==> run a <==
## Cinema
module Cinema(input [17:0]SW, input clk, input rst, output reg [17:0]LEDR , input [3:0]KEY, output [7:0]HEX0,
			  output [7:0]HEX4, output [7:0]HEX5, output [7:0]HEX6, output [7:0]HEX7, output [7:0]HEX1, output [7:0]HEX2, output [7:0]HEX3);
make LEC_CHECK=0 CAP_MARGIN=20 CORE_MARGIN=2 CORE_UTILIZATION=72 CTS_CLUSTER_SIZE=39 HOLD_SLACK_MARGIN=-0.08 MAX_ROUTING_LAYER=met4 PLACE_DENSITY_LB_ADDON=0.01 SETUP_SLACK_MARGIN=4.19 SLEW_MARGIN=20 TNS_END_PERCENT=5 finish   # period 14.1 ns
run.sh (not shown) runs the stock make flow with config.mk's settings and CLKGATE_MAP_FILE=.
==> run b: changes against run a <==
==> flow/config.mk (replaced) <==
export PLATFORM = sky130hd
export DESIGN_NAME = Cinema
export DESIGN_NICKNAME = Cinema
export VERILOG_FILES = /design/flow/design.v
export SDC_FILE = /design/flow/constraint.sdc
export NUM_CORES = 4
export LEC_CHECK = 0
export ABC_AREA = 1
export CAP_MARGIN = 20
export CORE_MARGIN = 2
export CORE_UTILIZATION = 72
export CTS_CLUSTER_DIAMETER = 201
export PLACE_DENSITY_LB_ADDON = 0.01
export SLEW_MARGIN = 20
export TNS_END_PERCENT = 5
==> flow/constraint.sdc (replaced) <==
create_clock -name core_clock -period 14.3 [get_ports {clk}]
set_input_delay 2.8600 -clock core_clock [delete_from_list [all_inputs] [get_ports {clk}]]
set_output_delay 2.8600 -clock core_clock [all_outputs]
set_load 0.01 [all_outputs]
==> results <==
Run a finished but failed the layout checks on negative setup slack. Run b never finished: it broke off in global routing (5_1_grt) on GRT-0232.
Die area: run b is smaller than run a (2.6%).
In run b the synthesized cell count is higher than in run a, by about 11%.
Between run b and run a, the lower synthesized area is in run b (gap about 2.7%, measured against run a).

========
==> trial 12: inputs <==
==> flow/design.v <==
module Cinema(input [17:0]SW, input clk, input rst, output reg [17:0]LEDR , input [3:0]KEY, output [7:0]HEX0,
			  output [7:0]HEX4, output [7:0]HEX5, output [7:0]HEX6, output [7:0]HEX7, output [7:0]HEX1, output [7:0]HEX2, output [7:0]HEX3);
integer filmeEscolhido;  
integer filme;  
integer horarioEscolhido;  
integer horario;  
integer assentoEscolhido;  
reg [17:0] assento11;  
reg [17:0] assento12;  
reg [17:0] assento21;  
reg [17:0] assento22;  
integer valorInserido;  
integer valor;  
integer pago;  
integer quantidadeDeIngresso;  
integer trocoFeito;  
integer troco;  
wire [7:0]F = 4'hF;  
wire [7:0]H = 4'hC;  
reg [7:0]dFilme;  
reg [7:0]dHorario;  
reg [7:0]display1;  
reg [7:0]display2;  
reg [7:0]display3;  
reg [7:0]display4;  
integer bouncing;  
integer bouncing2;  
integer i;  
integer pagoAgora;  
always@(posedge clk) begin
  if (rst) begin  
    filmeEscolhido <= 0; filme <= 0; horarioEscolhido <= 0; horario <= 0; assentoEscolhido <= 0;
    assento11 <= 0; assento12 <= 0; assento21 <= 0; assento22 <= 0;
    valorInserido <= 0; valor <= 0; pago <= 0; quantidadeDeIngresso <= 0; trocoFeito <= 0; troco <= 0;
    dFilme <= 0; dHorario <= 0; display1 <= 0; display2 <= 0; display3 <= 0; display4 <= 0;
    bouncing <= 0; LEDR <= 0;
  end else begin
    if(!filmeEscolhido && bouncing == 0) begin  
		troco = 0;
        if(KEY == 4'b1110) begin  
            filme = 1;  
            filmeEscolhido = 1;  
            dFilme = 4'h1;  
            bouncing = 1;  
        end
        if(KEY == 4'b1101) begin  
            filme = 2;  
            filmeEscolhido = 1;  
            dFilme = 4'h2;  
        end
    end
    if(!horarioEscolhido && filmeEscolhido == 1) begin  
        if(KEY == 4'b1011) begin  
            horario = 1;  
            horarioEscolhido = 1;  
            dHorario = 4'h1;  
            display1 = 4'h1;  
            display2 = 4'h4;  
            display3 = 4'h0;  
            display4 = 4'h0;  
        end
        if(KEY == 4'b0111) begin  
            horario = 2;  
            horarioEscolhido = 1;  
            dHorario = 4'h2;  
            display1 = 4'h1;  
            display2 = 4'h6;  
            display3 = 4'h0;  
            display4 = 4'h0;  
        end
    end
    quantidadeDeIngresso=0;  
    if(!assentoEscolhido && horarioEscolhido == 1) begin  
        LEDR = 18'b111111111111111111;  
        for (i = 0; i<18; i = i + 1) begin
            if(SW[i] == 1) quantidadeDeIngresso = quantidadeDeIngresso + 1;  
        end
        valor = quantidadeDeIngresso * 15;  
        if(KEY == 4'b0011) begin  
            assentoEscolhido <= 1;  
            if(filme == 1 && horario == 1) assento11 <= assento11 + SW;  
            if(filme == 1 && horario == 2) assento12 <= assento12 + SW;  
            if(filme == 2 && horario == 1) assento21 <= assento21 + SW;  
            if(filme == 2 && horario == 2) assento22 <= assento22 + SW;  
        end
    end
    if(filme == 1 && horario == 1)begin  
		LEDR = ~assento11;
		bouncing = 0;
	end
    if(filme == 1 && horario == 2)begin  
		LEDR = ~assento12;
		bouncing = 0;
    end
    if(filme == 2 && horario == 1)begin  
		LEDR = ~assento21;
	end
    if(filme == 2 && horario == 2)begin  
		LEDR = ~assento22;
	end
    pagoAgora = pago;
    if (!pago && assentoEscolhido == 1) begin  
        if(KEY == 4'b1110) begin  
            valorInserido = valorInserido + 5;
        end
        if(KEY == 4'b1101) begin  
            valorInserido = valorInserido + 10;
        end
        if(KEY == 4'b1011) begin  
            valorInserido = valorInserido + 20;
        end
        if(KEY == 4'b0111) begin  
            valorInserido = valorInserido + 50;
        end
        if(valor == valorInserido) begin  
			pagoAgora = 1;  
		end
		if (valor < valorInserido && !trocoFeito) begin  
			troco <= valorInserido - valor;  
			pago <= 1;  
			trocoFeito <= 1;  
		end
    end
    if(pagoAgora == 1) begin  
		filmeEscolhido <= 0;
		horarioEscolhido <= 0;
		horario <= 0;
		assentoEscolhido <= 0;
		valorInserido <= 0;
		valor <= 0;
		pago <= 0;
		quantidadeDeIngresso <= 0;
		trocoFeito <= 0;
		pago <= 0;
	end
end
end
reg [7:0] SevenSeg;  
	always @(*)  
	case(F)  
		4'h0: SevenSeg = 8'b11111100;
		4'h1: SevenSeg = 8'b01100000;
		4'h2: SevenSeg = 8'b11011010;
		4'h3: SevenSeg = 8'b11110010;
		4'h4: SevenSeg = 8'b01100110;
		4'h5: SevenSeg = 8'b10110110;
		4'h6: SevenSeg = 8'b10111110;
		4'h7: SevenSeg = 8'b11100000;
		4'h8: SevenSeg = 8'b11111110;
		4'h9: SevenSeg = 8'b11110110;
		4'hF: SevenSeg = 8'b10001110;
		default: SevenSeg = 8'b00000000;
	endcase
	assign {HEX7[0], HEX7[1], HEX7[2], HEX7[3], HEX7[4], HEX7[5], HEX7[6], HEX7[7]} = ~SevenSeg;
	reg [7:0] SevenSeg1;
	always @(*)  
	case(H)
		4'h0: SevenSeg1 = 8'b11111100;
		4'h1: SevenSeg1 = 8'b01100000;
		4'h2: SevenSeg1 = 8'b11011010;
		4'h3: SevenSeg1 = 8'b11110010;
		4'h4: SevenSeg1 = 8'b01100110;
		4'h5: SevenSeg1 = 8'b10110110;
		4'h6: SevenSeg1 = 8'b10111110;
		4'h7: SevenSeg1 = 8'b11100000;
		4'h8: SevenSeg1 = 8'b11111110;
		4'h9: SevenSeg1 = 8'b11110110;
		4'hC: SevenSeg1 = 8'b01101110;
		default: SevenSeg1 = 8'b00000000;
	endcase
	assign {HEX5[0], HEX5[1], HEX5[2], HEX5[3], HEX5[4], HEX5[5], HEX5[6], HEX5[7]} = ~SevenSeg1;
	reg [7:0] SevenSeg2;
	always @(*)  
	case(dFilme)
		4'h0: SevenSeg2 = 8'b11111100;
		4'h1: SevenSeg2 = 8'b01100000;
		4'h2: SevenSeg2 = 8'b11011010;
		4'h3: SevenSeg2 = 8'b11110010;
		4'h4: SevenSeg2 = 8'b01100110;
		4'h5: SevenSeg2 = 8'b10110110;
		4'h6: SevenSeg2 = 8'b10111110;
		4'h7: SevenSeg2 = 8'b11100000;
		4'h8: SevenSeg2 = 8'b11111110;
		4'h9: SevenSeg2 = 8'b11110110;
		4'hC: SevenSeg2 = 8'b01101110;
		default: SevenSeg2 = 8'b00000000;
	endcase
	assign {HEX6[0], HEX6[1], HEX6[2], HEX6[3], HEX6[4], HEX6[5], HEX6[6], HEX6[7]} = ~SevenSeg2;
	reg [7:0] SevenSeg3;
	always @(*)  
	case(dHorario)
		4'h0: SevenSeg3 = 8'b11111100;
		4'h1: SevenSeg3 = 8'b01100000;
		4'h2: SevenSeg3 = 8'b11011010;
		4'h3: SevenSeg3 = 8'b11110010;
		4'h4: SevenSeg3 = 8'b01100110;
		4'h5: SevenSeg3 = 8'b10110110;
		4'h6: SevenSeg3 = 8'b10111110;
		4'h7: SevenSeg3 = 8'b11100000;
		4'h8: SevenSeg3 = 8'b11111110;
		4'h9: SevenSeg3 = 8'b11110110;
		4'hC: SevenSeg3 = 8'b01101110;
		default: SevenSeg3 = 8'b00000000;
	endcase
	assign {HEX4[0], HEX4[1], HEX4[2], HEX4[3], HEX4[4], HEX4[5], HEX4[6], HEX4[7]} = ~SevenSeg3;
	reg [7:0] SevenSeg4;
	always @(*)  
	case(display1)
		4'h0: SevenSeg4 = 8'b11111100;
		4'h1: SevenSeg4 = 8'b01100000;
		4'h2: SevenSeg4 = 8'b11011010;
		4'h3: SevenSeg4 = 8'b11110010;
		4'h4: SevenSeg4 = 8'b01100110;
		4'h5: SevenSeg4 = 8'b10110110;
		4'h6: SevenSeg4 = 8'b10111110;
		4'h7: SevenSeg4 = 8'b11100000;
		4'h8: SevenSeg4 = 8'b11111110;
		4'h9: SevenSeg4 = 8'b11110110;
		4'hC: SevenSeg4 = 8'b01101110;
		default: SevenSeg4 = 8'b00000000;
	endcase
	assign {HEX3[0], HEX3[1], HEX3[2], HEX3[3], HEX3[4], HEX3[5], HEX3[6], HEX3[7]} = ~SevenSeg4;
	reg [7:0] SevenSeg5;
	always @(*)  
	case(display2)
		4'h0: SevenSeg5 = 8'b11111100;
		4'h1: SevenSeg5 = 8'b01100000;
		4'h2: SevenSeg5 = 8'b11011010;
		4'h3: SevenSeg5 = 8'b11110010;
		4'h4: SevenSeg5 = 8'b01100110;
		4'h5: SevenSeg5 = 8'b10110110;
		4'h6: SevenSeg5 = 8'b10111110;
		4'h7: SevenSeg5 = 8'b11100000;
		4'h8: SevenSeg5 = 8'b11111110;
		4'h9: SevenSeg5 = 8'b11110110;
		4'hC: SevenSeg5 = 8'b01101110;
		default: SevenSeg5 = 8'b00000000;
	endcase
	assign {HEX2[0], HEX2[1], HEX2[2], HEX2[3], HEX2[4], HEX2[5], HEX2[6], HEX2[7]} = ~SevenSeg5;
	reg [7:0] SevenSeg6;
	always @(*)  
	case(display3)
		4'h0: SevenSeg6 = 8'b11111100;
		4'h1: SevenSeg6 = 8'b01100000;
		4'h2: SevenSeg6 = 8'b11011010;
		4'h3: SevenSeg6 = 8'b11110010;
		4'h4: SevenSeg6 = 8'b01100110;
		4'h5: SevenSeg6 = 8'b10110110;
		4'h6: SevenSeg6 = 8'b10111110;
		4'h7: SevenSeg6 = 8'b11100000;
		4'h8: SevenSeg6 = 8'b11111110;
		4'h9: SevenSeg6 = 8'b11110110;
		4'hC: SevenSeg6 = 8'b01101110;
		default: SevenSeg6 = 8'b00000000;
	endcase
	assign {HEX1[0], HEX1[1], HEX1[2], HEX1[3], HEX1[4], HEX1[5], HEX1[6], HEX1[7]} = ~SevenSeg6;
	reg [7:0] SevenSeg7;
	always @(*)  
	case(display4)
		4'h0: SevenSeg7 = 8'b11111100;
		4'h1: SevenSeg7 = 8'b01100000;
		4'h2: SevenSeg7 = 8'b11011010;
		4'h3: SevenSeg7 = 8'b11110010;
		4'h4: SevenSeg7 = 8'b01100110;
		4'h5: SevenSeg7 = 8'b10110110;
		4'h6: SevenSeg7 = 8'b10111110;
		4'h7: SevenSeg7 = 8'b11100000;
		4'h8: SevenSeg7 = 8'b11111110;
		4'h9: SevenSeg7 = 8'b11110110;
		4'hC: SevenSeg7 = 8'b01101110;
		default: SevenSeg7 = 8'b00000000;
	endcase
	assign {HEX0[0], HEX0[1], HEX0[2], HEX0[3], HEX0[4], HEX0[5], HEX0[6], HEX0[7]} = ~SevenSeg7;
endmodule
==> flow/run.sh <==
#!/bin/bash
# the make line also repeats each setting of config.mk as NAME=value (left out here)
make -C /OpenROAD-flow-scripts/flow DESIGN_CONFIG=/design/flow/config.mk WORK_HOME=/design/flow/orfs CLKGATE_MAP_FILE= finish
==> flow/config.mk <==
export PLATFORM = sky130hd
export DESIGN_NAME = Cinema
export DESIGN_NICKNAME = Cinema
export VERILOG_FILES = /design/flow/design.v
export SDC_FILE = /design/flow/constraint.sdc
export NUM_CORES = 4
export LEC_CHECK = 0
export ABC_AREA = 1
export CAP_MARGIN = 20
export CORE_MARGIN = 2
export CORE_UTILIZATION = 72
export CTS_CLUSTER_DIAMETER = 233
export CTS_CLUSTER_SIZE = 73
export PLACE_DENSITY_LB_ADDON = 0.01
export SLEW_MARGIN = 20
==> flow/constraint.sdc <==
create_clock -name core_clock -period 14.3 [get_ports {clk}]
set_input_delay 2.8600 -clock core_clock [delete_from_list [all_inputs] [get_ports {clk}]]
set_output_delay 2.8600 -clock core_clock [all_outputs]
set_load 0.01 [all_outputs]
==> trial 68 (differences from trial 12) <==
Settings changed: CORE_UTILIZATION 72 to 62, CTS_CLUSTER_DIAMETER 233 to default, CTS_CLUSTER_SIZE 73 to 98, PLACE_DENSITY_LB_ADDON 0.01 to default.
==> flow/constraint.sdc (replaced) <==
create_clock -name core_clock -period 10.8 [get_ports {clk}]
set_input_delay 2.1600 -clock core_clock [delete_from_list [all_inputs] [get_ports {clk}]]
set_output_delay 2.1600 -clock core_clock [all_outputs]
set_load 0.01 [all_outputs]
==> trial 28 (differences from trial 12) <==
Settings changed: ABC_AREA 1 to default, CTS_CLUSTER_DIAMETER 233 to default, CTS_CLUSTER_SIZE 73 to default, HOLD_SLACK_MARGIN from default to -0.08, SETUP_SLACK_MARGIN from default to 4.19, TNS_END_PERCENT from default to 5.
==> flow/constraint.sdc (replaced) <==
create_clock -name core_clock -period 14.5 [get_ports {clk}]
set_input_delay 2.9000 -clock core_clock [delete_from_list [all_inputs] [get_ports {clk}]]
set_output_delay 2.9000 -clock core_clock [all_outputs]
set_load 0.01 [all_outputs]
==> build 57 (differences from trial 12) <==
Settings changed: ABC_AREA 1 to default, CORE_UTILIZATION 72 to 43, CTS_CLUSTER_DIAMETER 233 to default, CTS_CLUSTER_SIZE 73 to default, PLACE_DENSITY_LB_ADDON 0.01 to default.
==> flow/constraint.sdc (replaced) <==
create_clock -name core_clock -period 14.2 [get_ports {clk}]
set_input_delay 2.8400 -clock core_clock [delete_from_list [all_inputs] [get_ports {clk}]]
set_output_delay 2.8400 -clock core_clock [all_outputs]
set_load 0.01 [all_outputs]
==> out/results.txt <==
Status: finished with violations
Final worst setup slack: -1.47 ns
Adder share: 15.7%
Endpoints failing setup: 74
Top-area cell share: 21.1%
Mapped Cells: 2301
Met3 Usage GRT: 6.14%
Layout Check Fails: setup timing
the above is filed under trial 28

==> out/results.txt <==
Tool error: [ERROR GRT-0232] Routing congestion too high. Check the congestion heatmap in the GUI.
Mapped Cells: 2549
Failed at: global routing (5_1_grt)
Status: did not finish
the above is filed under trial 12

==> out/results.txt <==
Status: finished with violations
Layout Check Fails: setup timing
Final worst setup slack: -2.32 ns
Endpoints failing setup: 74
the above is filed under trial 68

==> out/results.txt <==
Final worst setup slack: -1.34 ns
Endpoints failing setup: 74
Status: finished with violations
Layout Check Fails: setup timing
the above is filed under build 57

